===== flow/constraint.sdc =====
create_clock -name core_clock -period 10.8 [get_ports {clk}]
set_input_delay 2.1600 -clock core_clock [delete_from_list [all_inputs] [get_ports {clk}]]
set_output_delay 2.1600 -clock core_clock [all_outputs]
set_load 0.01 [all_outputs]

===== flow/run.sh =====
#!/bin/bash
# the make line also repeats each setting of config.mk as NAME=value (left out here)
make -C /OpenROAD-flow-scripts/flow DESIGN_CONFIG=/design/flow/config.mk WORK_HOME=/design/flow/orfs CLKGATE_MAP_FILE= finish

===== flow/design.v =====
module caesar_cipher (
   input            clk
  ,input            rst_n
  ,input            ptxt_valid  
  ,input            mode  
  ,input            key_shift_dir_1  
  ,input            key_shift_dir_3  
  ,input      [4:0] key_shift_num_1  
  ,input      [4:0] key_shift_num_3  
  ,input      [7:0] ptxt_char
  ,output reg [7:0] ctxt_char
  ,output reg       err_invalid_key_shift_num
  ,output reg       err_invalid_ptxt_char
  ,output reg       ctx_ready
);
  localparam NUL_CHAR = 8'h00;
  localparam UPPERCASE_A_CHAR = 8'h41;
  localparam UPPERCASE_Z_CHAR = 8'h5A;
  localparam LOWERCASE_A_CHAR = 8'h61;
  localparam LOWERCASE_Z_CHAR = 8'h7A;
  wire       ptxt_char_is_uppercase_letter;
  wire       ptxt_char_is_lowercase_letter;
  wire       ptxt_char_is_letter;
  wire	     err_invalid_key_shift_num_wire;
  wire 	     err_invalid_ptxt_char_wire;
  wire  [4:0] key_shift_num_x;  
  reg  [7:0] sub_letter;
  assign err_invalid_key_shift_num_wire = key_shift_num_1 > 26 || key_shift_num_3 > 26 || key_shift_num_1==key_shift_num_3;
  assign ptxt_char_is_uppercase_letter = (ptxt_char >= UPPERCASE_A_CHAR) &&
                                         (ptxt_char <= UPPERCASE_Z_CHAR);
  assign ptxt_char_is_lowercase_letter = (ptxt_char >= LOWERCASE_A_CHAR) &&
                                         (ptxt_char <= LOWERCASE_Z_CHAR);
  assign ptxt_char_is_letter = ptxt_char_is_uppercase_letter ||
                               ptxt_char_is_lowercase_letter;
  assign err_invalid_ptxt_char_wire = !ptxt_char_is_letter;
  assign key_shift_num_x = (key_shift_num_1 + key_shift_num_3) < 27 ?  (key_shift_num_1 + key_shift_num_3) :  (key_shift_num_1 + key_shift_num_3)  -  5'b11011;
  always @ (*)
    if(!mode) begin  
        if(!key_shift_dir_1 && !key_shift_dir_3) begin
            sub_letter = ptxt_char + {3'b000, key_shift_num_1} + {3'b000, key_shift_num_x} + {3'b000, key_shift_num_3};
            if(ptxt_char_is_uppercase_letter && (sub_letter > UPPERCASE_Z_CHAR))begin
                sub_letter -= 8'h1A;
				if(sub_letter > UPPERCASE_Z_CHAR)begin
					sub_letter -= 8'h1A;
					if(sub_letter > UPPERCASE_Z_CHAR)
						sub_letter -= 8'h1A;
						else 
							sub_letter = sub_letter;
				end
				else 
					sub_letter = sub_letter;
			end 
			else sub_letter = sub_letter;
            if(ptxt_char_is_lowercase_letter && (sub_letter > LOWERCASE_Z_CHAR))begin
                sub_letter -= 8'h1A;
				 if(sub_letter > LOWERCASE_Z_CHAR)begin
					sub_letter -= 8'h1A;
					if(sub_letter > LOWERCASE_Z_CHAR)
						sub_letter -= 8'h1A;
					else 
						sub_letter = sub_letter;
				end
				 else 
					sub_letter = sub_letter;
			end
			else
				sub_letter = sub_letter;
        end
        else if(!key_shift_dir_1 && key_shift_dir_3) begin
            sub_letter = ptxt_char + {3'b000, key_shift_num_1} - {3'b000, key_shift_num_x} - {3'b000, key_shift_num_3};
            if(ptxt_char_is_uppercase_letter && (sub_letter > UPPERCASE_Z_CHAR))begin
                sub_letter -= 8'h1A;
                if(sub_letter > UPPERCASE_Z_CHAR)
                    sub_letter -= 8'h1A;
                else
                    sub_letter = sub_letter;
            end
            else if(ptxt_char_is_lowercase_letter && (sub_letter > LOWERCASE_Z_CHAR))begin
                sub_letter -= 8'h1A;
                if(sub_letter > LOWERCASE_Z_CHAR)
                    sub_letter -= 8'h1A;
                else
                    sub_letter = sub_letter;
            end
            else if(ptxt_char_is_uppercase_letter && (sub_letter < UPPERCASE_A_CHAR)) begin
                sub_letter += 8'h1A;
                if(sub_letter < UPPERCASE_A_CHAR)
                    sub_letter += 8'h1A;
                else
                    sub_letter = sub_letter;
            end
            else if(ptxt_char_is_lowercase_letter && (sub_letter < LOWERCASE_A_CHAR))begin
                sub_letter += 8'h1A;
                if(sub_letter < LOWERCASE_A_CHAR)
                    sub_letter += 8'h1A;
                else
                    sub_letter = sub_letter;
			end
			else 
				sub_letter = sub_letter;
        end
        else if(key_shift_dir_1 && !key_shift_dir_3) begin
            sub_letter = ptxt_char - {3'b000, key_shift_num_1} - {3'b000, key_shift_num_x} + {3'b000, key_shift_num_3};
            if(ptxt_char_is_uppercase_letter && (sub_letter > UPPERCASE_Z_CHAR))begin
                sub_letter -= 8'h1A;
                if(sub_letter > UPPERCASE_Z_CHAR)
                    sub_letter -= 8'h1A;
                else
                    sub_letter = sub_letter;
            end
            else if(ptxt_char_is_lowercase_letter && (sub_letter > LOWERCASE_Z_CHAR))begin
                sub_letter -= 8'h1A;
                if(sub_letter > LOWERCASE_Z_CHAR)
                    sub_letter -= 8'h1A;
                else
                    sub_letter = sub_letter;
            end
            else if(ptxt_char_is_uppercase_letter && (sub_letter < UPPERCASE_A_CHAR))begin
                sub_letter += 8'h1A;
                if(sub_letter < UPPERCASE_A_CHAR)
                    sub_letter += 8'h1A;
                else
                    sub_letter = sub_letter;
            end
            else if(ptxt_char_is_lowercase_letter && (sub_letter < LOWERCASE_A_CHAR))begin
                sub_letter += 8'h1A;
                if(sub_letter < LOWERCASE_A_CHAR)
                    sub_letter += 8'h1A;
                else
                    sub_letter = sub_letter;
            end
			else 
				sub_letter = sub_letter;
        end
		else if(key_shift_dir_1 && key_shift_dir_3) begin
            sub_letter = ptxt_char - {3'b000, key_shift_num_1} + {3'b000, key_shift_num_x} - {3'b000, key_shift_num_3};
            if(ptxt_char_is_uppercase_letter && (sub_letter < UPPERCASE_A_CHAR))begin
                sub_letter += 8'h1A;
				 if((sub_letter < UPPERCASE_A_CHAR))
					sub_letter += 8'h1A;
				else
					sub_letter = sub_letter;
			end
			else
				sub_letter = sub_letter;
            if(ptxt_char_is_lowercase_letter && (sub_letter < LOWERCASE_A_CHAR))begin
                sub_letter += 8'h1A;
				  if((sub_letter < LOWERCASE_A_CHAR))
					sub_letter += 8'h1A;
				  else
					sub_letter = sub_letter;
			end
			else
				sub_letter = sub_letter;
        end
		else
			sub_letter = NUL_CHAR;
    end
    else begin  
        if(!key_shift_dir_1 && !key_shift_dir_3) begin
            sub_letter = ptxt_char - {3'b000, key_shift_num_1} - {3'b000, key_shift_num_x} - {3'b000, key_shift_num_3};
            if(ptxt_char_is_uppercase_letter && (sub_letter < UPPERCASE_A_CHAR || sub_letter > 200))begin
                sub_letter += 8'h1A;
				 if(sub_letter < UPPERCASE_A_CHAR  || sub_letter > 200)begin
					sub_letter += 8'h1A;
					if(sub_letter < UPPERCASE_A_CHAR  || sub_letter > 200 )
						sub_letter += 8'h1A;
					else
						sub_letter = sub_letter;
				end
				else
					sub_letter = sub_letter;
			end
			else
				sub_letter = sub_letter;
            if(ptxt_char_is_lowercase_letter && (sub_letter < LOWERCASE_A_CHAR))begin
                sub_letter += 8'h1A;
				if(sub_letter < LOWERCASE_A_CHAR)begin
					sub_letter += 8'h1A;
					if(sub_letter < LOWERCASE_A_CHAR)
						sub_letter += 8'h1A;
					else
						sub_letter = sub_letter;
				end
				else
					sub_letter = sub_letter;
			end
			else
				sub_letter = sub_letter;			
        end
        else if(!key_shift_dir_1 && key_shift_dir_3) begin
            sub_letter = ptxt_char - {3'b000, key_shift_num_1} + {3'b000, key_shift_num_x} + {3'b000, key_shift_num_3};
            if(ptxt_char_is_uppercase_letter && (sub_letter > UPPERCASE_Z_CHAR))begin
                sub_letter -= 8'h1A;
                if(sub_letter > UPPERCASE_Z_CHAR)
                    sub_letter -= 8'h1A;
                else
                    sub_letter = sub_letter;
            end
            else if(ptxt_char_is_lowercase_letter && (sub_letter > LOWERCASE_Z_CHAR))begin
                sub_letter -= 8'h1A;
                if(sub_letter > LOWERCASE_Z_CHAR)
                    sub_letter -= 8'h1A;
                else
                    sub_letter = sub_letter;
            end
            else if(ptxt_char_is_uppercase_letter && (sub_letter < UPPERCASE_A_CHAR))begin
                sub_letter += 8'h1A;
                if(sub_letter < UPPERCASE_A_CHAR)
                    sub_letter += 8'h1A;
                else
                    sub_letter = sub_letter;
            end
            else if(ptxt_char_is_lowercase_letter && (sub_letter < LOWERCASE_A_CHAR))begin
                sub_letter += 8'h1A;
                if(sub_letter < LOWERCASE_A_CHAR)
                    sub_letter += 8'h1A;
                else
                    sub_letter = sub_letter;
            end
			else
				sub_letter = sub_letter;
        end
        else if(key_shift_dir_1 && !key_shift_dir_3) begin
            sub_letter = ptxt_char + {3'b000, key_shift_num_1} + {3'b000, key_shift_num_x} - {3'b000, key_shift_num_3};
            if(ptxt_char_is_uppercase_letter && (sub_letter > UPPERCASE_Z_CHAR))begin
                sub_letter -= 8'h1A;
                if(sub_letter > UPPERCASE_Z_CHAR)
                    sub_letter -= 8'h1A;
                else
                    sub_letter = sub_letter;
            end
            else if(ptxt_char_is_lowercase_letter && (sub_letter > LOWERCASE_Z_CHAR))begin
                sub_letter -= 8'h1A;
                if(sub_letter > LOWERCASE_Z_CHAR)
                    sub_letter -= 8'h1A;
                else
                    sub_letter = sub_letter;
            end
            else if(ptxt_char_is_uppercase_letter && (sub_letter < UPPERCASE_A_CHAR))begin
                sub_letter += 8'h1A;
                if(sub_letter < UPPERCASE_A_CHAR)
                    sub_letter += 8'h1A;
                else
                    sub_letter = sub_letter;
            end
            else if(ptxt_char_is_lowercase_letter && (sub_letter < LOWERCASE_A_CHAR))begin
                sub_letter += 8'h1A;
                if(sub_letter < LOWERCASE_A_CHAR)
                    sub_letter += 8'h1A;
                else
                    sub_letter = sub_letter;
            end
			else
				sub_letter = sub_letter;
        end
        else if(key_shift_dir_1 && key_shift_dir_3) begin
            sub_letter = ptxt_char + {3'b000, key_shift_num_1} - {3'b000, key_shift_num_x} + {3'b000, key_shift_num_3};
             if(ptxt_char_is_uppercase_letter && (sub_letter > UPPERCASE_Z_CHAR))begin
                sub_letter -= 8'h1A;
				if((sub_letter > UPPERCASE_Z_CHAR))
					sub_letter -= 8'h1A;
				else
					sub_letter = sub_letter;
			end
			else
				sub_letter = sub_letter;
            if(ptxt_char_is_lowercase_letter && (sub_letter > LOWERCASE_Z_CHAR))begin
                sub_letter -= 8'h1A;
				 if((sub_letter > LOWERCASE_Z_CHAR))
					sub_letter -= 8'h1A;
				 else
					sub_letter = sub_letter;
			end
			else
				sub_letter = sub_letter;
        end
		else
			sub_letter = NUL_CHAR;
    end
  always @ (posedge clk or negedge rst_n)
    if(!rst_n)begin
      ctx_ready <= 1'b0;
      ctxt_char <= NUL_CHAR;
      err_invalid_key_shift_num <= 1'b0;
	  err_invalid_ptxt_char <=1'b0;
	  end
    else if(err_invalid_ptxt_char_wire || err_invalid_key_shift_num_wire || !ptxt_valid) begin
      ctx_ready <= 1'b0;
      ctxt_char <= NUL_CHAR;
	  err_invalid_key_shift_num <= 1'b1;
	  err_invalid_ptxt_char <=1'b1;
	  end
    else begin
      ctx_ready <= 1'b1;
      ctxt_char <= sub_letter;
	  err_invalid_key_shift_num <= 1'b0;
	  err_invalid_ptxt_char <=1'b0;
	  end
endmodule

===== flow/config.mk =====
export PLATFORM = sky130hd
export DESIGN_NAME = caesar_cipher
export DESIGN_NICKNAME = caesar_cipher
export VERILOG_FILES = /design/flow/design.v
export SDC_FILE = /design/flow/constraint.sdc
export NUM_CORES = 4
export LEC_CHECK = 0
export CAP_MARGIN = 20
export CORE_MARGIN = 2
export CORE_UTILIZATION = 72
export PLACE_DENSITY = 0.67
export SLEW_MARGIN = 20

==> results of run 1 <==
## repair_timing
action,CTS
buffers inserted,24
resized,116
setup endpoints to repair,7
pin swaps,53
## metrics by stage
stage | TNS, ns | utilization | instances
after floorplan | 0 | - | 2302
after CTS | 0 | 0.909 | 2915
after detailed placement | -4.36 | 0.872 | 2887
after global placement | -1.56 | 0.872 | 2887
## metal layers
layer / overflow / GRT usage
met3: 42 / 0.814
met2: 3017 / 1.64
met5: 6 / 0.509
met1: 59 / 0.954
met4: 534 / 1.18
==> results_dict.tcl, run 1 <==
# yosys + openroad results
set metrics [dict create \
    stop_stage "global routing" \
    h-tree-depth 1 \
    numCtsBuffers 3 \
    clk_path_buf_depth 2 \
    cts.sinks 10 \
    hold_buffers 0 \
    die_width_um 152 \
    clock-root-buffer "clkbuf_16" \
    syn_inst 2302 \
    place_area_um2 18900 \
    yosys-stat-cells 2302 \
    row_count 54 \
    largest_area_cell "ha_1" \
    syn_area_per_cell_um2 6.86 \
    ys_sh_adder 0.155 \
    pre_cts_ws_ns -0.895 \
    ys_chip_area_um2 15800 \
    dp_hpwl_um 47200 \
    io_pins 35 \
    ys_top_logic_family "AND-OR/OR-AND gates" \
    die-area_um2 23100 \
    synth_top_flop_cell "dfrtp_1" \
    ys_seq_elements 10 \
    edf_count 0 \
    synth_top_area_share 0.135 \
    grt_overflow 3658 \
    tool.error "[ERROR GRT-0232] Routing congestion too high. Check the congestion heatmap in the GUI." \
    ys_seq_frac 0.0158 \
    async_flop_share 1.00 \
    topCellsByArea "ha_1 (13%), xnor2_1 (7.9%), a21oi_1 (5.5%), nor2_1 (5.4%), nand2_1 (5.3%)" \
    fp_nets 2511 \
    syn-cell-area_um2 15800 \
    initial_utilization 0.728 \
    most_common_cell "nor2_1" \
    xor_area_frac 0.121 \
    ys_sh_mux 0.0387 \
    netlist-cell-type-count 129 \
    top_cells_by_count "nor2_1 (228), nand2_1 (225), a21oi_1 (174)" \
    yosys_warnings 1 \
    core_area_um2 21700 \
    grt.total_usage 1.14 \
    status "aborted with a tool error" \
    place.gp.congestion 1.18 \
    portBuffers 34 \
    ys_sh_aoi 0.336 \
    ys_sh_simple 0.276 \
    dieHeight_um 152 \
]
==> run 2, diff against run 1 <==
Settings changed: CORE_UTILIZATION 72 to 66, CTS_CLUSTER_DIAMETER set to 294, CTS_CLUSTER_SIZE set to 100, PLACE_DENSITY 0.67 to 0.39, TNS_END_PERCENT set to 20.
Clock period 10.8 ns to 9.8 ns, I/O delays scaled along.
==> results_dict.tcl, run 2 <==
# yosys + openroad results
set metrics [dict create \
    status "aborted with a tool error" \
    stop_stage "global routing" \
    tool.error "[ERROR GRT-0116] Global routing finished with congestion. Check the congestion regions in the DRC Viewer." \
    xor_area_frac 0.121 \
    syn-cell-area_um2 15800 \
    io_pins 35 \
    cts.sinks 10 \
    place_area_um2 20600 \
    row_count 56 \
    portBuffers 34 \
    clock-root-buffer "clkbuf_16" \
    async_flop_share 1.00 \
    netlist-cell-type-count 129 \
    most_common_cell "nor2_1" \
    yosys-stat-cells 2302 \
    core_area_um2 23500 \
    die_width_um 159 \
    synth_top_area_share 0.135 \
    ys_sh_simple 0.276 \
    initial_utilization 0.673 \
    ys_sh_adder 0.155 \
    die-area_um2 25200 \
    ys_sh_aoi 0.336 \
    edf_count 0 \
    hold_buffers 0 \
    ys_chip_area_um2 15800 \
    fp_nets 2511 \
    dp_hpwl_um 50900 \
    place.gp.congestion 1.09 \
    placed_cells 3127 \
    grt.total_usage 0.733 \
    h-tree-depth 1 \
    syn_inst 2302 \
    synth_top_flop_cell "dfrtp_1" \
    ys_sh_mux 0.0387 \
    clk_path_buf_depth 2 \
    ys_seq_elements 10 \
    numCtsBuffers 3 \
    topCellsByArea "ha_1 (13%), xnor2_1 (7.9%), a21oi_1 (5.5%), nor2_1 (5.4%), nand2_1 (5.3%)" \
    yosys_warnings 1 \
    grt_overflow 2 \
    ys_top_logic_family "AND-OR/OR-AND gates" \
    ys_seq_frac 0.0158 \
    dieHeight_um 159 \
    largest_area_cell "ha_1" \
    syn_area_per_cell_um2 6.86 \
    top_cells_by_count "nor2_1 (228), nand2_1 (225), a21oi_1 (174)" \
]
-- run 2: stage by stage --
step / setup WS [ns]
4_1_cts: -0.315
3_5_place_dp: -1.61
3_3_place_gp: -1.05
2_1_floorplan: -0.490
-- run 2: what timing repair did --
item / in CTS
setup endpoints to repair: 7
setup buffers: 41
pin swaps: 84
gates resized: 168
-- run 2: layer usage --
metal,overflow,GRT usage
met5,0,0.193
met3,0,0.599
met1,0,0.721
met4,0,0.716
met2,2,0.909
==> run 3, diff against run 2 <==
Settings changed: CAP_MARGIN 20 to 30, CELL_PAD_IN_SITES_DETAIL_PLACEMENT set to 0, CELL_PAD_IN_SITES_GLOBAL_PLACEMENT set to 0, CORE_UTILIZATION 66 to 72, CTS_CLUSTER_DIAMETER 294 to 363, CTS_CLUSTER_SIZE 100 to 37, GPL_TIMING_DRIVEN set to 1, MIN_ROUTING_LAYER set to met1, PLACE_DENSITY 0.39 to unset, SETUP_SLACK_MARGIN set to -0.76, TNS_END_PERCENT 20 to 65.
Clock period 9.8 ns to 12.4 ns, I/O delays scaled along.
==> results_dict.tcl, run 3 <==
# collected from the flow reports
set metrics [dict create \
    status "finished with violations" \
    so_faults "setup timing" \
    drc 0 \
    drt_iter0_drc 2208 \
    grt_pass1_wl_um 85400 \
    critPathBufInv 5 \
    clk_path_buf_depth 2 \
    use_met1 0.556 \
    critPathLaunchType "input port" \
    synth_top_flop_cell "dfrtp_1" \
    clock-root-buffer "clkbuf_16" \
    topCellsByArea "ha_1 (13%), xnor2_1 (7.9%), a21oi_1 (5.5%), nor2_1 (5.4%), nand2_1 (5.3%)" \
    warnings 131 \
    busiest_layer "met2" \
    num_antenna_cells 0 \
    finalCritPeriodShare 1.02 \
    dp_hpwl_um 42400 \
    grt_util_met2 0.682 \
    die-area_um2 23100 \
    fin_setup_tns_ns -1.18 \
    worstSetupPathType "in2reg" \
    min_period_ns 12.67 \
    yosys-stat-cells 2302 \
    utilization 0.779 \
    critPathMaxFanout 12 \
    numCtsBuffers 3 \
    drt_pass1_iterations 8 \
    die_width_um 152 \
    xor_area_frac 0.121 \
    max-cap-violations 0 \
    yosys_warnings 1 \
    post_drt_wl_per_cell_um 20.4 \
    io_pins 35 \
    critPathCaptureType "flip-flop" \
    worstSetupPathDepth 42 \
    finalInstanceArea_um2 16900 \
    ys_seq_frac 0.0158 \
    syn_area_per_cell_um2 6.86 \
    cp.required_ns 12.50 \
    most_common_cell "nor2_1" \
    cts.sinks 10 \
    clock.fmax_ghz 0.0789 \
    edf_count 0 \
    hold_buffers 0 \
    row_count 54 \
    synth_top_area_share 0.135 \
    grtUsageMet3 0.0947 \
    initial_utilization 0.728 \
    ys_sh_adder 0.155 \
    portBuffers 34 \
    hold_class "in2async" \
    dieHeight_um 152 \
    area_delta_synth_final_pct 7.04 \
    place_area_um2 16700 \
    vias_per_cell 7.05 \
    fin_nets 2553 \
    hold_viol_final 0 \
    core_area_um2 21700 \
    ys_sh_aoi 0.336 \
    vias 18500 \
    grt_overflow 0 \
    top_cells_by_count "nor2_1 (228), nand2_1 (225), a21oi_1 (174)" \
    cts.clk_slew.worst_paths_ns 0.04 \
    ys_seq_elements 10 \
    drt-total-wl_um 53600 \
    worstMarginPinSlew_ns 1.03 \
    ys_top_logic_family "AND-OR/OR-AND gates" \
    crit_family "simple AND/OR/NAND/NOR gates" \
    setup_slack_ns -0.270 \
    ys_sh_mux 0.0387 \
    crit_start "key_shift_num_1[0]" \
    ys_chip_area_um2 15800 \
    max_stage_delay_ns 0.57 \
    netlist-cell-type-count 129 \
    timing.critical_path.to "ctxt_char[1]" \
    fp_nets 2511 \
    grt_pass1_vias 17000 \
    ant_nets 0 \
    h-tree-depth 1 \
    arrival_ns 12.77 \
    antenna_found_initial 0 \
    syn-cell-area_um2 15800 \
    grt.total_usage 0.435 \
    async_flop_share 1.00 \
    worst_hold_slack_ns 2.59 \
    setup_violations 7 \
    fillers 1652 \
    grt_max_degree 33 \
    ys_sh_simple 0.276 \
    drv_slew 0 \
    cts_tree "done" \
    place.gp.congestion 1.05 \
    slew_headroom 0.307 \
    syn_inst 2302 \
    largest_area_cell "ha_1" \
    slowest_stage "or4_1" \
]
[run 3: per-stage QoR]
step	instances	setup WS, ns
5_1_grt	2623	-0.776
3_5_place_dp	2610	-0.348
2_1_floorplan	2302	0.00536
3_3_place_gp	2604	0.00859
6_report	2623	-0.270
4_1_cts	2614	-0.120
[run 3: layout make-up]
| class | instances | area (um^2) | share of cell area |
|---|---|---|---|
| clock buffers | 4 | 88.8 | 0.00526 |
| flip-flops and latches | 10 | 250 | 0.0148 |
| multi-input cells | 2071 | 14700 | 0.869 |
| repair buffers | 127 | 1030 | 0.0610 |
| well taps | 280 | 350 | 0.0207 |
| inverters | 131 | 492 | 0.0291 |
[run 3: repair_timing]
item,4_1_cts,5_1_grt
gates resized,0,14
buffers inserted,0,2
setup endpoints to repair,0,7
[run 3: routing by layer]
layer	wire [um]	part of all wire
met1	21000	0.39
met2	23000	0.43
met3	6280	0.12
met4	3320	0.062
met5	0	0
==> run 4, diff against run 3 <==
Settings changed: CAP_MARGIN 30 to 20, CELL_PAD_IN_SITES_DETAIL_PLACEMENT 0 to unset, CELL_PAD_IN_SITES_GLOBAL_PLACEMENT 0 to unset, CTS_CLUSTER_DIAMETER 363 to unset, CTS_CLUSTER_SIZE 37 to unset, GPL_TIMING_DRIVEN 1 to unset, MIN_ROUTING_LAYER met1 to unset, PLACE_DENSITY set to 0.39, SETUP_SLACK_MARGIN -0.76 to unset, TNS_END_PERCENT 65 to unset.
Clock period 12.4 ns to 9.31 ns, I/O delays scaled along.
==> results_dict.tcl, run 4 <==
# yosys + openroad results
set metrics [dict create \
    top_cells_by_count "nor2_1 (228), nand2_1 (225), a21oi_1 (174)" \
    topCellsByArea "ha_1 (13%), xnor2_1 (7.9%), a21oi_1 (5.5%), nor2_1 (5.4%), nand2_1 (5.3%)" \
    ys_top_logic_family "AND-OR/OR-AND gates" \
    place.gp.congestion 1.12 \
    portBuffers 34 \
    ys_sh_simple 0.276 \
    async_flop_share 1.00 \
    row_count 54 \
    initial_utilization 0.728 \
    stop_stage "detailed placement" \
    largest_area_cell "ha_1" \
    dieHeight_um 152 \
    yosys_warnings 1 \
    tool.error "[ERROR DPL-0033] detailed placement checks failed during check placement." \
    ys_sh_adder 0.155 \
    ys_seq_elements 10 \
    synth_top_flop_cell "dfrtp_1" \
    syn_area_per_cell_um2 6.86 \
    netlist-cell-type-count 129 \
    core_area_um2 21700 \
    most_common_cell "nor2_1" \
    syn_inst 2302 \
    yosys-stat-cells 2302 \
    edf_count 0 \
    status "aborted with a tool error" \
    xor_area_frac 0.121 \
    ys_chip_area_um2 15800 \
    ys_sh_aoi 0.336 \
    ys_sh_mux 0.0387 \
    fp_nets 2511 \
    syn-cell-area_um2 15800 \
    die_width_um 152 \
    synth_top_area_share 0.135 \
    ys_seq_frac 0.0158 \
    io_pins 35 \
    die-area_um2 23100 \
]
==> run 5, diff against run 4 <==
Settings changed: CORE_UTILIZATION 72 to 68, CTS_CLUSTER_DIAMETER set to 320, CTS_CLUSTER_SIZE set to 100.
Clock period 9.31 ns to 8.11 ns, I/O delays scaled along.
==> results_dict.tcl, run 5 <==
# yosys + openroad results
set metrics [dict create \
    topCellsByArea "ha_1 (13%), xnor2_1 (7.9%), a21oi_1 (5.5%), nor2_1 (5.4%), nand2_1 (5.3%)" \
    top_cells_by_count "nor2_1 (228), nand2_1 (225), a21oi_1 (174)" \
    netlist-cell-type-count 129 \
    initial_utilization 0.695 \
    io_pins 35 \
    fp_nets 2511 \
    core_area_um2 22700 \
    ys_sh_mux 0.0387 \
    syn_inst 2302 \
    synth_top_flop_cell "dfrtp_1" \
    edf_count 0 \
    syn-cell-area_um2 15800 \
    async_flop_share 1.00 \
    ys_sh_aoi 0.336 \
    portBuffers 34 \
    largest_area_cell "ha_1" \
    place.gp.congestion 1.10 \
    dieHeight_um 156 \
    row_count 55 \
    ys_seq_frac 0.0158 \
    die_width_um 156 \
    ys_sh_simple 0.276 \
    yosys_warnings 1 \
    tool.error "[ERROR DPL-0038] Utilization greater than 100%, impossible to legalize" \
    synth_top_area_share 0.135 \
    stop_stage "detailed placement" \
    status "aborted with a tool error" \
    ys_seq_elements 10 \
    most_common_cell "nor2_1" \
    ys_top_logic_family "AND-OR/OR-AND gates" \
    syn_area_per_cell_um2 6.86 \
    die-area_um2 24500 \
    ys_sh_adder 0.155 \
    xor_area_frac 0.121 \
    yosys-stat-cells 2302 \
    ys_chip_area_um2 15800 \
]
run 5: metrics by stage:
| stage | cells | area (um^2) |
|---|---|---|
| floorplan | 2302 | 16400 |
| global placement | 3423 | 23400 |
==> run 6, diff against run 5 <==
Settings changed: CTS_CLUSTER_DIAMETER 320 to 369, SETUP_SLACK_MARGIN set to 3.94.
Clock period 8.11 ns to 13.2 ns, I/O delays scaled along.
==> results_dict.tcl, run 6 <==
# yosys + openroad results
set metrics [dict create \
    cts.sinks 10 \
    xor_area_frac 0.121 \
    largest_area_cell "ha_1" \
    yosys_warnings 1 \
    netlist-cell-type-count 129 \
    ys_chip_area_um2 15800 \
    place.gp.congestion 1.06 \
    most_common_cell "nor2_1" \
    row_count 55 \
    placed_cells 2573 \
    ys_sh_simple 0.276 \
    die-area_um2 24500 \
    portBuffers 34 \
    syn_inst 2302 \
    clock-root-buffer "clkbuf_16" \
    status "aborted with a tool error" \
    ys_sh_adder 0.155 \
    grt.total_usage 0.920 \
    syn-cell-area_um2 15800 \
    h-tree-depth 1 \
    edf_count 0 \
    initial_utilization 0.695 \
    ys_sh_aoi 0.336 \
    ys_seq_frac 0.0158 \
    stop_stage "global routing" \
    ys_seq_elements 10 \
    async_flop_share 1.00 \
    die_width_um 156 \
    syn_area_per_cell_um2 6.86 \
    io_pins 35 \
    dieHeight_um 156 \
    tool.error "[ERROR GRT-0232] Routing congestion too high. Check the congestion heatmap in the GUI." \
    top_cells_by_count "nor2_1 (228), nand2_1 (225), a21oi_1 (174)" \
    ys_top_logic_family "AND-OR/OR-AND gates" \
    ys_sh_mux 0.0387 \
    core_area_um2 22700 \
    fp_nets 2511 \
    yosys-stat-cells 2302 \
    synth_top_flop_cell "dfrtp_1" \
    grt_overflow 821 \
    hold_buffers 0 \
    synth_top_area_share 0.135 \
    dp_hpwl_um 43100 \
    topCellsByArea "ha_1 (13%), xnor2_1 (7.9%), a21oi_1 (5.5%), nor2_1 (5.4%), nand2_1 (5.3%)" \
    numCtsBuffers 3 \
    clk_path_buf_depth 2 \
]
[run 6: stage by stage]
stage	util	cell area, um^2	worst slack, ns
CTS	0.838	19000	2.34
detailed placement	0.745	16900	0.275
floorplan	-	16400	2.36
global placement	0.745	16900	0.680
[run 6: repair_timing]
item                       in CTS
buffers inserted              121
resized                       243
setup endpoints to repair       7
hold endpoints to repair        0
pin swaps                     129
gates cloned                    1
[run 6: routing by layer]
| layer | GRT overflow | track usage |
|---|---|---|
| met1 | 25 | 0.873 |
| met2 | 559 | 1.09 |
| met3 | 32 | 0.779 |
| met4 | 202 | 0.982 |
| met5 | 3 | 0.571 |
==> run 7, diff against run 6 <==
Settings changed: CORE_UTILIZATION 68 to 40, CTS_CLUSTER_DIAMETER 369 to unset, CTS_CLUSTER_SIZE 100 to unset, PLACE_DENSITY 0.39 to unset, SETUP_SLACK_MARGIN 3.94 to 3.06.
Clock period 13.2 ns to 13.6 ns, I/O delays scaled along.
==> results_dict.tcl, run 7 <==
# collected from the flow reports
set metrics [dict create \
    status "complete, no violations" \
    initial_utilization 0.407 \
    critPathBufInv 5 \
    drt_iter0_drc 1741 \
    setup_slack_ns 2.48 \
    numCtsBuffers 3 \
    ys_sh_mux 0.0387 \
    top_cells_by_count "nor2_1 (228), nand2_1 (225), a21oi_1 (174)" \
    timing.critical_path.to "ctxt_char[4]" \
    synth_top_area_share 0.135 \
    crit_start "key_shift_num_1[0]" \
    ant_nets 0 \
    ys_sh_simple 0.276 \
    io_pins 35 \
    topCellsByArea "ha_1 (13%), xnor2_1 (7.9%), a21oi_1 (5.5%), nor2_1 (5.4%), nand2_1 (5.3%)" \
    warnings 132 \
    worstSetupPathDepth 44 \
    critPathLaunchType "input port" \
    ys_top_logic_family "AND-OR/OR-AND gates" \
    rsz0062_at_grt "yes" \
    die_width_um 203 \
    fin_nets 2666 \
    vias 18700 \
    drt_pass1_iterations 6 \
    max-cap-violations 0 \
    grt_overflow 0 \
    clk_path_buf_depth 2 \
    netlist-cell-type-count 129 \
    critPathMaxFanout 8 \
    synth_top_flop_cell "dfrtp_1" \
    edf_count 0 \
    die-area_um2 41100 \
    vias_per_cell 6.28 \
    worstSetupPathType "in2reg" \
    post_drt_wl_per_cell_um 20.5 \
    syn_area_per_cell_um2 6.86 \
    syn_inst 2302 \
    drc 0 \
    antenna_found_initial 1 \
    dieHeight_um 203 \
    async_flop_share 1.00 \
    critPathCaptureType "flip-flop" \
    clock-root-buffer "clkbuf_16" \
    crit_family "AND-OR/OR-AND gates" \
    fp_nets 2511 \
    core_area_um2 38800 \
    hold_buffers 0 \
    comb_area_um2 16500 \
    ys_seq_frac 0.0158 \
    area_delta_synth_final_pct 26.1 \
    fillers 3678 \
    finalCritPeriodShare 0.818 \
    worstMarginPinSlew_ns 1.10 \
    slew_headroom 0.264 \
    yosys-stat-cells 2302 \
    portBuffers 34 \
    ys_chip_area_um2 15800 \
    hold_class "in2async" \
    yosys_warnings 1 \
    slowest_stage "fa_2" \
    max_stage_delay_ns 0.45 \
    grt_max_degree 33 \
    layout.area.seq_um2 250 \
    grt.total_usage 0.282 \
    syn-cell-area_um2 15800 \
    arrival_ns 11.23 \
    fin_setup_tns_ns 0 \
    xor_area_frac 0.121 \
    h-tree-depth 1 \
    setup_violations 0 \
    row_count 72 \
    ys_sh_adder 0.155 \
    most_common_cell "nor2_1" \
    ys_seq_elements 10 \
    ys_sh_aoi 0.336 \
    drt-total-wl_um 60900 \
    grt_pass1_vias 17400 \
    worst_path_most_repeated_cell "ha_4" \
    largest_area_cell "ha_1" \
    dp_hpwl_um 46300 \
    clock.fmax_ghz 0.0899 \
    cts.clk_slew.worst_paths_ns 0.05 \
    hold_viol_final 0 \
    drv_slew 0 \
    grt_pass1_wl_um 95100 \
    cts.sinks 10 \
    min_period_ns 11.12 \
    pre_cts_ws_ns 0.198 \
    place.gp.congestion 0.978 \
    cts_tree "done" \
    cp.required_ns 13.71 \
]
run 7: repair_timing:
action / 4_1_cts / 5_1_grt
gates resized: 223 / 66
buffers inserted: 114 / 43
gates cloned: 0 / 0
pin swaps: 97 / 34
endpoints found under the setup margin: 7 / 7
run 7: per-layer routing:
metal  wire, um  global-route usage  vias to the layer above
met4       2700               0.116                        0
met5          0                   0                        -
met3       3680              0.0212                      151
li1           -                   -                     8838
met1      26500               0.375                     8912
met2      28000               0.472                      787
run 7: layout make-up:
cell class | instances | area share
well taps | 518 | 0.0325
clock buffers | 4 | 0.00446
repair buffers | 240 | 0.0970
flip-flops and latches | 10 | 0.0126
diodes | 1 | 0.000126
multi-input cells | 2071 | 0.828
inverters | 131 | 0.0253
run 7: per-stage QoR:
| stage | instance area (um^2) | std cells | hold WS (ns) | utilization |
|---|---|---|---|---|
| final | 19900 | 2975 | 2.86 | 0.513 |
| after global routing | 19900 | 2974 | 2.90 | 0.513 |
| after CTS | 19200 | 2930 | 2.87 | 0.495 |
| after detailed placement | 17300 | 2812 | 3.13 | 0.445 |
| after global placement | 17300 | 2812 | 3.13 | 0.445 |
| after floorplan | 16400 | 2302 | 2.42 | - |
==> run 8, diff against run 7 <==
Settings changed: CAP_MARGIN 20 to 15, CELL_PAD_IN_SITES_DETAIL_PLACEMENT set to 0, CELL_PAD_IN_SITES_GLOBAL_PLACEMENT set to 0, CORE_UTILIZATION 40 to 72, CTS_CLUSTER_DIAMETER set to 389, CTS_CLUSTER_SIZE set to 47, GPL_TIMING_DRIVEN set to 1, MIN_ROUTING_LAYER set to met1, PLACE_DENSITY_LB_ADDON set to 0.1, SETUP_SLACK_MARGIN 3.06 to unset, TNS_END_PERCENT set to 65.
Clock period 13.6 ns to 14.2 ns, I/O delays scaled along.
==> results_dict.tcl, run 8 <==
# collected from the flow reports
set metrics [dict create \
    vias 18500 \
    h-tree-depth 1 \
    synth_top_area_share 0.135 \
    ys_sh_mux 0.0387 \
    syn-cell-area_um2 15800 \
    slew_headroom 0.216 \
    row_count 54 \
    antenna_found_initial 0 \
    status "complete, no violations" \
    crit_start "key_shift_num_1[0]" \
    crit_family "AND-OR/OR-AND gates" \
    die_width_um 152 \
    critPathCaptureType "flip-flop" \
    arrival_ns 13.76 \
    clk_path_buf_depth 2 \
    grt_pass1_vias 16700 \
    dieHeight_um 152 \
    dp_hpwl_um 42700 \
    edf_count 0 \
    ys_sh_adder 0.155 \
    ys_seq_elements 10 \
    place_area_um2 16400 \
    grt_pass1_wl_um 85100 \
    clock-root-buffer "clkbuf_16" \
    topCellsByArea "ha_1 (13%), xnor2_1 (7.9%), a21oi_1 (5.5%), nor2_1 (5.4%), nand2_1 (5.3%)" \
    cts.sinks 10 \
    ys_chip_area_um2 15800 \
    finalCritPeriodShare 0.965 \
    grt_max_degree 33 \
    core_area_um2 21700 \
    post_drt_wl_per_cell_um 21.0 \
    worstSetupPathDepth 44 \
    die-area_um2 23100 \
    drt-total-wl_um 53900 \
    xor_area_frac 0.121 \
    warnings 129 \
    drc 0 \
    grt_overflow 0 \
    hold_buffers 0 \
    largest_area_cell "ha_1" \
    most_common_cell "nor2_1" \
    clock.fmax_ghz 0.0730 \
    max_stage_delay_ns 0.59 \
    timing.critical_path.to "ctxt_char[5]" \
    synth_top_flop_cell "dfrtp_1" \
    critPathBufInv 4 \
    netlist-cell-type-count 129 \
    hold_viol_final 0 \
    io_pins 35 \
    numCtsBuffers 3 \
    drt_iter0_drc 2356 \
    ys_seq_frac 0.0158 \
    slowest_stage "o41ai_1" \
    cts_tree "done" \
    yosys_warnings 1 \
    cts.clk_slew.worst_paths_ns 0.04 \
    worstSetupPathType "in2reg" \
    async_flop_share 1.00 \
    grt.total_usage 0.435 \
    ant_nets 0 \
    drv_slew 0 \
    syn_area_per_cell_um2 6.86 \
    initial_utilization 0.728 \
    setup_violations 0 \
    ys_sh_simple 0.276 \
    max-cap-violations 0 \
    portBuffers 34 \
    ys_sh_aoi 0.336 \
    top_cells_by_count "nor2_1 (228), nand2_1 (225), a21oi_1 (174)" \
    drt_pass1_iterations 8 \
    vias_per_cell 7.19 \
    area_delta_synth_final_pct 4.70 \
    finalInstanceArea_um2 16500 \
    worstMarginPinSlew_ns 1.17 \
    hold_class "in2async" \
    worst_path_most_repeated_cell "nor2_1" \
    syn_inst 2302 \
    min_period_ns 13.70 \
    ys_top_logic_family "AND-OR/OR-AND gates" \
    cp.required_ns 14.26 \
    yosys-stat-cells 2302 \
    num_antenna_cells 0 \
    fin_nets 2502 \
    rsz0062_at_grt "no" \
    critPathLaunchType "input port" \
    critPathMaxFanout 12 \
    fp_nets 2511 \
    place.gp.congestion 1.04 \
]
==> run 8: area by class of cell <==
class / instances / area, um^2
inverters: 131 / 492
fillers: 1715 / 5160
well taps: 280 / 350
flip-flops and latches: 10 / 250
multi-input cells: 2071 / 14700
repair buffers: 76 / 656
clock buffers: 3 / 75.1
==> run 8: timing repair <==
action | in CTS | in global routing
setup buffers | 0 | 2
endpoints found under the setup margin | 0 | 7
resized | 0 | 12
==> run 8: per-layer routing <==
metal	up-vias	GRT usage	routed length (um)
met5	-	0	0
met2	1251	0.685	22900
met1	8453	0.556	20900
met3	271	0.0787	6140
li1	8514	-	-
met4	0	0.257	3940
==> run 8: through the flow <==
stage | TNS (ns) | setup slack, ns | cells | hold slack [ns] | utilization
finish | 0 | 0.499 | 2571 | 2.97 | 0.762
global route | 0 | 0.0163 | 2571 | 3.00 | 0.762
CTS | 0 | 0.0798 | 2569 | 2.98 | 0.758
detailed placement | -0.124 | -0.124 | 2566 | 3.22 | 0.755
global placement | 0 | 0.0698 | 2566 | 3.22 | 0.754
floorplan | 0 | 1.45 | 2302 | 2.54 | -
==> run 9, diff against run 8 <==
Settings changed: ABC_AREA set to 0, CAP_MARGIN 15 to 0, CELL_PAD_IN_SITES_DETAIL_PLACEMENT 0 to unset, CELL_PAD_IN_SITES_GLOBAL_PLACEMENT 0 to unset, CORE_ASPECT_RATIO set to 1.46, CTS_CLUSTER_DIAMETER 389 to 374, CTS_CLUSTER_SIZE 47 to 95, GPL_TIMING_DRIVEN 1 to unset, MIN_ROUTING_LAYER met1 to unset, PLACE_DENSITY set to 0.38, PLACE_DENSITY_LB_ADDON 0.1 to unset, SETUP_SLACK_MARGIN set to -0.35, TNS_END_PERCENT 65 to 10.
Clock period 14.2 ns to 7.4 ns, I/O delays scaled along.
==> results_dict.tcl, run 9 <==
# yosys + openroad results
set metrics [dict create \
    ys_sh_mux 0.0387 \
    dieHeight_um 183 \
    die-area_um2 23200 \
    most_common_cell "nor2_1" \
    tool.error "[ERROR DPL-0038] Utilization greater than 100%, impossible to legalize" \
    ys_sh_simple 0.276 \
    ys_chip_area_um2 15800 \
    place.gp.congestion 1.18 \
    synth_top_flop_cell "dfrtp_1" \
    ys_sh_adder 0.155 \
    top_cells_by_count "nor2_1 (228), nand2_1 (225), a21oi_1 (174)" \
    ys_seq_elements 10 \
    ys_sh_aoi 0.336 \
    die_width_um 127 \
    ys_top_logic_family "AND-OR/OR-AND gates" \
    syn_area_per_cell_um2 6.86 \
    async_flop_share 1.00 \
    io_pins 35 \
    initial_utilization 0.733 \
    row_count 65 \
    stop_stage "detailed placement" \
    synth_top_area_share 0.135 \
    yosys_warnings 1 \
    fp_nets 2511 \
    status "aborted with a tool error" \
    portBuffers 34 \
    core_area_um2 21600 \
    ys_seq_frac 0.0158 \
    syn_inst 2302 \
    yosys-stat-cells 2302 \
    xor_area_frac 0.121 \
    syn-cell-area_um2 15800 \
    edf_count 0 \
    netlist-cell-type-count 129 \
    topCellsByArea "ha_1 (13%), xnor2_1 (7.9%), a21oi_1 (5.5%), nor2_1 (5.4%), nand2_1 (5.3%)" \
    largest_area_cell "ha_1" \
]
## run 9: stage by stage
stage	area [um^2]	cells	TNS, ns	hold WS [ns]
floorplan	16200	2302	-16.38	1.18
global placement	23300	3426	-20.43	1.80
==> run 10, diff against run 9 <==
Settings changed: ABC_AREA 0 to unset, CAP_MARGIN 0 to 15, CELL_PAD_IN_SITES_DETAIL_PLACEMENT set to 0, CELL_PAD_IN_SITES_GLOBAL_PLACEMENT set to 0, CORE_ASPECT_RATIO 1.46 to unset, CORE_UTILIZATION 72 to 65, CTS_CLUSTER_DIAMETER 374 to 389, CTS_CLUSTER_SIZE 95 to 54, GPL_TIMING_DRIVEN set to 1, MIN_ROUTING_LAYER set to met1, PLACE_DENSITY 0.38 to unset, SETUP_SLACK_MARGIN -0.35 to unset, TNS_END_PERCENT 10 to 65.
Clock period 7.4 ns to 13.7 ns, I/O delays scaled along.
==> results_dict.tcl, run 10 <==
# collected from the flow reports
set metrics [dict create \
    core_area_um2 24100 \
    ys_sh_simple 0.276 \
    ys_chip_area_um2 15800 \
    ys_sh_aoi 0.336 \
    fillers 2176 \
    finalCritPeriodShare 0.954 \
    worstSetupPathDepth 40 \
    synth_top_flop_cell "dfrtp_1" \
    drt_pass1_iterations 6 \
    slew_headroom 0.226 \
    drt-total-wl_um 54200 \
    crit_start "key_shift_num_1[1]" \
    worstMarginPinSlew_ns 1.15 \
    initial_utilization 0.655 \
    timing.critical_path.to "ctxt_char[1]" \
    grt.total_usage 0.403 \
    num_antenna_cells 0 \
    slowest_stage "clkdlybuf4s50_1" \
    io_pins 35 \
    grt_pass1_wl_um 86300 \
    area_delta_synth_final_pct 5.80 \
    vias 18200 \
    grt_overflow 0 \
    ys_seq_frac 0.0158 \
    clock.fmax_ghz 0.0765 \
    place.gp.congestion 1.08 \
    ys_sh_adder 0.155 \
    antenna_found_initial 0 \
    fp_nets 2511 \
    cts_tree "done" \
    netlist-cell-type-count 129 \
    clock-root-buffer "clkbuf_16" \
    portBuffers 34 \
    top_cells_by_count "nor2_1 (228), nand2_1 (225), a21oi_1 (174)" \
    fin_nets 2513 \
    topCellsByArea "ha_1 (13%), xnor2_1 (7.9%), a21oi_1 (5.5%), nor2_1 (5.4%), nand2_1 (5.3%)" \
    die-area_um2 25600 \
    ant_nets 0 \
    ys_sh_mux 0.0387 \
    comb_area_um2 14700 \
    syn-cell-area_um2 15800 \
    die_width_um 160 \
    vias_per_cell 6.94 \
    h-tree-depth 1 \
    status "complete, no violations" \
    xor_area_frac 0.121 \
    most_common_cell "nor2_1" \
    worst_path_most_repeated_cell "ha_1" \
    crit_family "AND-OR/OR-AND gates" \
    warnings 131 \
    hold_class "in2async" \
    placed_cells 2619 \
    pre_cts_ws_ns -0.117 \
    drv_slew 0 \
    yosys_warnings 1 \
    grt_max_degree 33 \
    drt_iter0_drc 2089 \
    setup_violations 0 \
    worstSetupPathType "in2reg" \
    row_count 57 \
    critPathLaunchType "input port" \
    syn_inst 2302 \
    synth_top_area_share 0.135 \
    fin_cells 2627 \
    max_stage_delay_ns 0.66 \
    drc 0 \
    cts.clk_slew.worst_paths_ns 0.05 \
    dieHeight_um 160 \
    cp.required_ns 13.84 \
    grt_pass1_vias 16600 \
    yosys-stat-cells 2302 \
    hold_buffers 0 \
    dp_hpwl_um 43500 \
    critPathMaxFanout 16 \
    setup_slack_ns 0.624 \
    hold_viol_final 0 \
    cts.sinks 10 \
    critPathCaptureType "flip-flop" \
    async_flop_share 1.00 \
    min_period_ns 13.08 \
    numCtsBuffers 3 \
    layout.area.seq_um2 250 \
    syn_area_per_cell_um2 6.86 \
    post_drt_wl_per_cell_um 20.7 \
    max-cap-violations 0 \
    largest_area_cell "ha_1" \
    ys_top_logic_family "AND-OR/OR-AND gates" \
    edf_count 0 \
    clk_path_buf_depth 2 \
    arrival_ns 13.22 \
    ys_seq_elements 10 \
    critPathBufInv 3 \
    worst_hold_slack_ns 2.86 \
]
==> run 10: routing by layer <==
layer	wire length, um	track usage
met1	22100	0.534
met4	3090	0.201
met5	0	0
met3	5490	0.0603
met2	23500	0.640
==> run 10: area by class of cell <==
| cell class | count | share of cell area |
|---|---|---|
| Tap cell | 324 | 0.0243 |
| Sequential cell | 10 | 0.0150 |
| Timing Repair Buffer | 87 | 0.0442 |
| Multi-Input combinational cell | 2071 | 0.882 |
| Clock buffer | 4 | 0.00532 |
| Inverter | 131 | 0.0294 |
==> run 10: metrics by stage <==
step                 util  TNS (ns)  area [um^2]
global route        0.693   -0.0416        16700
floorplan               -         0        15800
global placement    0.684         0        16500
finish              0.693         0        16700
detailed placement  0.684    -0.325        16500
CTS                 0.687         0        16600
==> run 10: repair_timing <==
item                       in CTS  in global routing
setup buffers                   0                  4
gates resized                   0                 17
setup endpoints to repair       0                  7
==> run 11, diff against run 10 <==
Settings changed: CAP_MARGIN 15 to 0, CELL_PAD_IN_SITES_DETAIL_PLACEMENT 0 to unset, CELL_PAD_IN_SITES_GLOBAL_PLACEMENT 0 to unset, CORE_ASPECT_RATIO set to 0.89, CORE_UTILIZATION 65 to 72, CTS_CLUSTER_DIAMETER 389 to 142, CTS_CLUSTER_SIZE 54 to 100, GPL_TIMING_DRIVEN 1 to unset, MIN_ROUTING_LAYER met1 to unset, PLACE_DENSITY set to 0.39, SETUP_SLACK_MARGIN set to -0.92, TNS_END_PERCENT 65 to unset.
Clock period 13.7 ns to 9.65 ns, I/O delays scaled along.
==> results_dict.tcl, run 11 <==
# yosys + openroad results
set metrics [dict create \
    ys_top_logic_family "AND-OR/OR-AND gates" \
    fp_nets 2511 \
    dieHeight_um 144 \
    pre_cts_ws_ns -2.05 \
    yosys_warnings 1 \
    tool.error "[ERROR DPL-0038] Utilization greater than 100%, impossible to legalize" \
    core_area_um2 21700 \
    xor_area_frac 0.121 \
    topCellsByArea "ha_1 (13%), xnor2_1 (7.9%), a21oi_1 (5.5%), nor2_1 (5.4%), nand2_1 (5.3%)" \
    ys_sh_simple 0.276 \
    stop_stage "clock tree synthesis" \
    edf_count 0 \
    synth_top_flop_cell "dfrtp_1" \
    portBuffers 34 \
    ys_sh_mux 0.0387 \
    status "aborted with a tool error" \
    async_flop_share 1.00 \
    row_count 51 \
    most_common_cell "nor2_1" \
    dp_hpwl_um 60600 \
    die_width_um 161 \
    netlist-cell-type-count 129 \
    largest_area_cell "ha_1" \
    initial_utilization 0.728 \
    io_pins 35 \
    yosys-stat-cells 2302 \
    ys_sh_aoi 0.336 \
    ys_sh_adder 0.155 \
    place.gp.congestion 1.23 \
    synth_top_area_share 0.135 \
    ys_seq_frac 0.0158 \
    top_cells_by_count "nor2_1 (228), nand2_1 (225), a21oi_1 (174)" \
    die-area_um2 23100 \
    placed_cells 3125 \
    syn_inst 2302 \
    syn-cell-area_um2 15800 \
    syn_area_per_cell_um2 6.86 \
    ys_chip_area_um2 15800 \
    ys_seq_elements 10 \
]
-- run 11: stage by stage --
stage | utilization | area [um^2] | hold WS (ns)
3_5_place_dp | 0.952 | 20600 | 2.29
2_1_floorplan | - | 16000 | 1.63
3_3_place_gp | 0.951 | 20600 | 2.28
==> run 12, diff against run 11 <==
Settings changed: CAP_MARGIN 0 to 25, CELL_PAD_IN_SITES_GLOBAL_PLACEMENT set to 3, CORE_ASPECT_RATIO 0.89 to unset, CORE_MARGIN 2 to 3, CORE_UTILIZATION 72 to 40, CTS_CLUSTER_DIAMETER 142 to 339, CTS_CLUSTER_SIZE 100 to unset, GPL_TIMING_DRIVEN set to 0, MAX_ROUTING_LAYER set to met5, PLACE_DENSITY 0.39 to unset, PLACE_DENSITY_LB_ADDON set to 0.1, SETUP_SLACK_MARGIN -0.92 to unset, SLEW_MARGIN 20 to 0.
Clock period 9.65 ns to 21.8 ns, I/O delays scaled along.
==> results_dict.tcl, run 12 <==
# collected from the flow reports
set metrics [dict create \
    max_stage_delay_ns 0.74 \
    fp_nets 2511 \
    vias 17600 \
    yosys-stat-cells 2302 \
    topCellsByArea "ha_1 (13%), xnor2_1 (7.9%), a21oi_1 (5.5%), nor2_1 (5.4%), nand2_1 (5.3%)" \
    setup_violations 0 \
    cts_resized 0 \
    fin_cells 2875 \
    ant_nets 0 \
    syn_area_per_cell_um2 6.86 \
    ys_sh_aoi 0.336 \
    hold_viol_final 0 \
    fin_setup_tns_ns 0 \
    worstMarginPinSlew_ns 1.06 \
    critPathMaxFanout 12 \
    edf_count 0 \
    vias_per_cell 6.14 \
    cts.sinks 10 \
    status "complete, no violations" \
    warnings 130 \
    hold_class "in2async" \
    grt.total_usage 0.273 \
    placed_cells 2867 \
    worst_hold_slack_ns 4.45 \
    place.gp.congestion 0.972 \
    hold_buffers 0 \
    ys_sh_simple 0.276 \
    ys_seq_elements 10 \
    syn_inst 2302 \
    grt_overflow 0 \
    synth_top_area_share 0.135 \
    grt_pass1_vias 16500 \
    dp_hpwl_um 48600 \
    critPathCaptureType "flip-flop" \
    netlist-cell-type-count 129 \
    most_common_cell "nor2_1" \
    drt-total-wl_um 59400 \
    grt_max_degree 13 \
    clock.fmax_ghz 0.0565 \
    crit_start "key_shift_num_3[0]" \
    drt_iter0_drc 1379 \
    ys_sh_mux 0.0387 \
    grt_pass1_wl_um 93100 \
    async_flop_share 1.00 \
    worstSetupPathDepth 48 \
    synth_top_flop_cell "dfrtp_1" \
    largest_area_cell "ha_1" \
    setup_slack_ns 4.10 \
    cp.required_ns 21.91 \
    area_delta_synth_final_pct 7.73 \
    top_cells_by_count "nor2_1 (228), nand2_1 (225), a21oi_1 (174)" \
    die-area_um2 41900 \
    xor_area_frac 0.121 \
    finalCritPeriodShare 0.812 \
    min_period_ns 17.70 \
    critPathBufInv 8 \
    row_count 72 \
    crit_family "AND-OR/OR-AND gates" \
    timing.critical_path.to "ctxt_char[1]" \
    clk_path_buf_depth 2 \
    utilization 0.438 \
    dieHeight_um 205 \
    initial_utilization 0.407 \
    portBuffers 31 \
    yosys_warnings 1 \
    finalInstanceArea_um2 17000 \
    ys_seq_frac 0.0158 \
    slew_headroom 0.292 \
    drc 0 \
    syn-cell-area_um2 15800 \
    ys_sh_adder 0.155 \
    fin_nets 2567 \
    pre_cts_ws_ns 3.98 \
    clock-root-buffer "clkbuf_16" \
    max-cap-violations 0 \
    rsz0062_at_grt "no" \
    ys_chip_area_um2 15800 \
    antenna_found_initial 0 \
    core_area_um2 38800 \
    arrival_ns 17.81 \
    h-tree-depth 1 \
    cts_tree "done" \
    post_drt_wl_per_cell_um 20.7 \
    critPathLaunchType "input port" \
    num_antenna_cells 0 \
    ys_top_logic_family "AND-OR/OR-AND gates" \
    cts.clk_slew.worst_paths_ns 0.04 \
    cts_setup_buffers 0 \
    worstSetupPathType "in2reg" \
    slowest_stage "mux2i_1" \
    place_area_um2 16900 \
    drt_pass1_iterations 6 \
    drv_slew 0 \
    die_width_um 205 \
    numCtsBuffers 3 \
    io_pins 35 \
]
[run 12: metal layers]
| layer | share of wire | global-route usage |
|---|---|---|
| met5 | 0 | 0 |
| met4 | 0.027 | 0.0661 |
| met3 | 0.045 | 0.00810 |
| met2 | 0.45 | 0.449 |
| met1 | 0.48 | 0.395 |
[run 12: cell type report]
class | instances | area, um^2
inverters | 131 | 492
clock buffers | 4 | 88.8
well taps | 518 | 648
multi-input cells | 2071 | 14600
fillers | 4164 | 21800
plain buffers | 90 | 423
repair buffers | 51 | 479
flip-flops and latches | 10 | 250
==> run 13, diff against run 12 <==
Settings changed: CAP_MARGIN 25 to 15, CELL_PAD_IN_SITES_DETAIL_PLACEMENT set to 0, CELL_PAD_IN_SITES_GLOBAL_PLACEMENT 3 to 0, CORE_MARGIN 3 to 2, CORE_UTILIZATION 40 to 65, CTS_CLUSTER_DIAMETER 339 to 389, GPL_TIMING_DRIVEN 0 to 1, MAX_ROUTING_LAYER met5 to unset, MIN_ROUTING_LAYER set to met1, SLEW_MARGIN 0 to 20, TNS_END_PERCENT set to 65.
Clock period 21.8 ns to 18.3 ns, I/O delays scaled along.
==> results_dict.tcl, run 13 <==
# collected from the flow reports
set metrics [dict create \
    layout.area.seq_um2 250 \
    async_flop_share 1.00 \
    worstSetupPathDepth 43 \
    drt_iter0_drc 2024 \
    num_antenna_cells 0 \
    clk_path_buf_depth 2 \
    critPathLaunchType "input port" \
    drc 0 \
    critPathBufInv 4 \
    cts.clk_slew.worst_paths_ns 0.05 \
    setup_violations 0 \
    dieHeight_um 160 \
    slew_headroom 0.240 \
    die-area_um2 25600 \
    max-cap-violations 0 \
    drt_pass1_iterations 8 \
    timing.critical_path.to "ctxt_char[4]" \
    fin_nets 2479 \
    hold_class "in2async" \
    yosys_warnings 1 \
    grt_overflow 0 \
    cts_resized 0 \
    clock-root-buffer "clkbuf_16" \
    critPathCaptureType "flip-flop" \
    grt_pass1_wl_um 83400 \
    rsz0062_at_grt "no" \
    worst_path_most_repeated_cell "ha_1" \
    vias 18000 \
    ys_seq_elements 10 \
    cts.sinks 10 \
    syn_area_per_cell_um2 6.86 \
    grtUsageMet3 0.0714 \
    antenna_found_initial 0 \
    syn-cell-area_um2 15800 \
    hold_viol_final 0 \
    ys_sh_mux 0.0387 \
    dp_hpwl_um 41800 \
    place_area_um2 16300 \
    grt_pass1_vias 16400 \
    portBuffers 34 \
    topCellsByArea "ha_1 (13%), xnor2_1 (7.9%), a21oi_1 (5.5%), nor2_1 (5.4%), nand2_1 (5.3%)" \
    synth_top_flop_cell "dfrtp_1" \
    busiest_layer "met2" \
    use_met1 0.507 \
    comb_area_um2 14600 \
    cts_setup_buffers 0 \
    warnings 129 \
    drt-total-wl_um 52100 \
    numCtsBuffers 3 \
    cp.required_ns 18.41 \
    largest_area_cell "ha_1" \
    area_delta_synth_final_pct 3.56 \
    initial_utilization 0.655 \
    yosys-stat-cells 2302 \
    ys_top_logic_family "AND-OR/OR-AND gates" \
    grt_max_degree 33 \
    fp_nets 2511 \
    critPathMaxFanout 14 \
    slowest_stage "clkdlybuf4s50_1" \
    vias_per_cell 6.94 \
    crit_family "simple AND/OR/NAND/NOR gates" \
    io_pins 35 \
    ys_seq_frac 0.0158 \
    xor_area_frac 0.121 \
    die_width_um 160 \
    max_stage_delay_ns 0.67 \
    status "complete, no violations" \
    netlist-cell-type-count 129 \
    h-tree-depth 1 \
    syn_inst 2302 \
    drv_slew 0 \
    crit_start "key_shift_num_3[0]" \
    row_count 57 \
    fillers 2266 \
    grt_util_met2 0.623 \
    finalInstanceArea_um2 16400 \
    min_period_ns 15.59 \
    arrival_ns 15.70 \
    ys_sh_aoi 0.336 \
    ys_sh_simple 0.276 \
    post_drt_wl_per_cell_um 20.1 \
    worstMarginPinSlew_ns 1.14 \
    most_common_cell "nor2_1" \
    clock.fmax_ghz 0.0642 \
    ant_nets 0 \
    grt.total_usage 0.390 \
    fin_setup_tns_ns 0 \
    utilization 0.678 \
    hold_buffers 0 \
    top_cells_by_count "nor2_1 (228), nand2_1 (225), a21oi_1 (174)" \
    place.gp.congestion 1.01 \
    synth_top_area_share 0.135 \
    ys_sh_adder 0.155 \
    ys_chip_area_um2 15800 \
    cts_tree "done" \
    edf_count 0 \
    finalCritPeriodShare 0.852 \
    worstSetupPathType "in2reg" \
    core_area_um2 24100 \
]
==> run 13: area by class of cell <==
cell class	count	share of cell area
multi-input cells	2071	0.895
well taps	324	0.0248
flip-flops and latches	10	0.0153
inverters	131	0.0301
clock buffers	4	0.00543
repair buffers	53	0.0295
==> run 13: routing by layer <==
layer / wire, um / share of wire
met1: 21300 / 0.41
met4: 2920 / 0.056
met5: 0 / 0
met3: 5280 / 0.10
met2: 22700 / 0.44
==> run 13: per-stage QoR <==
stage	setup slack, ns	std cells	hold slack, ns
after floorplan	4.73	2302	3.36
after global placement	3.08	2589	4.05
after detailed placement	2.66	2589	4.06
after CTS	2.86	2593	3.81
after global routing	1.61	2593	3.82
final	2.71	2593	3.80
==> run 14, diff against run 13 <==
Settings changed: ABC_AREA set to 0, CAP_MARGIN 15 to 0, CELL_PAD_IN_SITES_DETAIL_PLACEMENT 0 to unset, CELL_PAD_IN_SITES_GLOBAL_PLACEMENT 0 to unset, CORE_ASPECT_RATIO set to 1.46, CORE_UTILIZATION 65 to 72, CTS_CLUSTER_DIAMETER 389 to 374, CTS_CLUSTER_SIZE set to 95, GPL_TIMING_DRIVEN 1 to unset, MIN_ROUTING_LAYER met1 to unset, PLACE_DENSITY set to 0.38, PLACE_DENSITY_LB_ADDON 0.1 to unset, SETUP_SLACK_MARGIN set to 1.79, TNS_END_PERCENT 65 to 10.
Clock period 18.3 ns to 7.72 ns, I/O delays scaled along.
==> results_dict.tcl, run 14 <==
# yosys + openroad results
set metrics [dict create \
    largest_area_cell "ha_1" \
    die_width_um 127 \
    xor_area_frac 0.121 \
    die-area_um2 23200 \
    core_area_um2 21600 \
    dieHeight_um 183 \
    io_pins 35 \
    ys_sh_aoi 0.336 \
    synth_top_flop_cell "dfrtp_1" \
    topCellsByArea "ha_1 (13%), xnor2_1 (7.9%), a21oi_1 (5.5%), nor2_1 (5.4%), nand2_1 (5.3%)" \
    syn_area_per_cell_um2 6.86 \
    async_flop_share 1.00 \
    yosys_warnings 1 \
    netlist-cell-type-count 129 \
    ys_seq_elements 10 \
    ys_sh_adder 0.155 \
    ys_top_logic_family "AND-OR/OR-AND gates" \
    edf_count 0 \
    ys_sh_mux 0.0387 \
    ys_seq_frac 0.0158 \
    fp_nets 2511 \
    syn-cell-area_um2 15800 \
    row_count 65 \
    ys_chip_area_um2 15800 \
    most_common_cell "nor2_1" \
    status "aborted with a tool error" \
    place.gp.congestion 1.17 \
    ys_sh_simple 0.276 \
    yosys-stat-cells 2302 \
    syn_inst 2302 \
    top_cells_by_count "nor2_1 (228), nand2_1 (225), a21oi_1 (174)" \
    initial_utilization 0.733 \
    synth_top_area_share 0.135 \
    tool.error "[ERROR DPL-0038] Utilization greater than 100%, impossible to legalize" \
    stop_stage "detailed placement" \
    portBuffers 34 \
]
[run 14: stage by stage]
step | TNS [ns]
after floorplan | -14.59
after global placement | -18.58
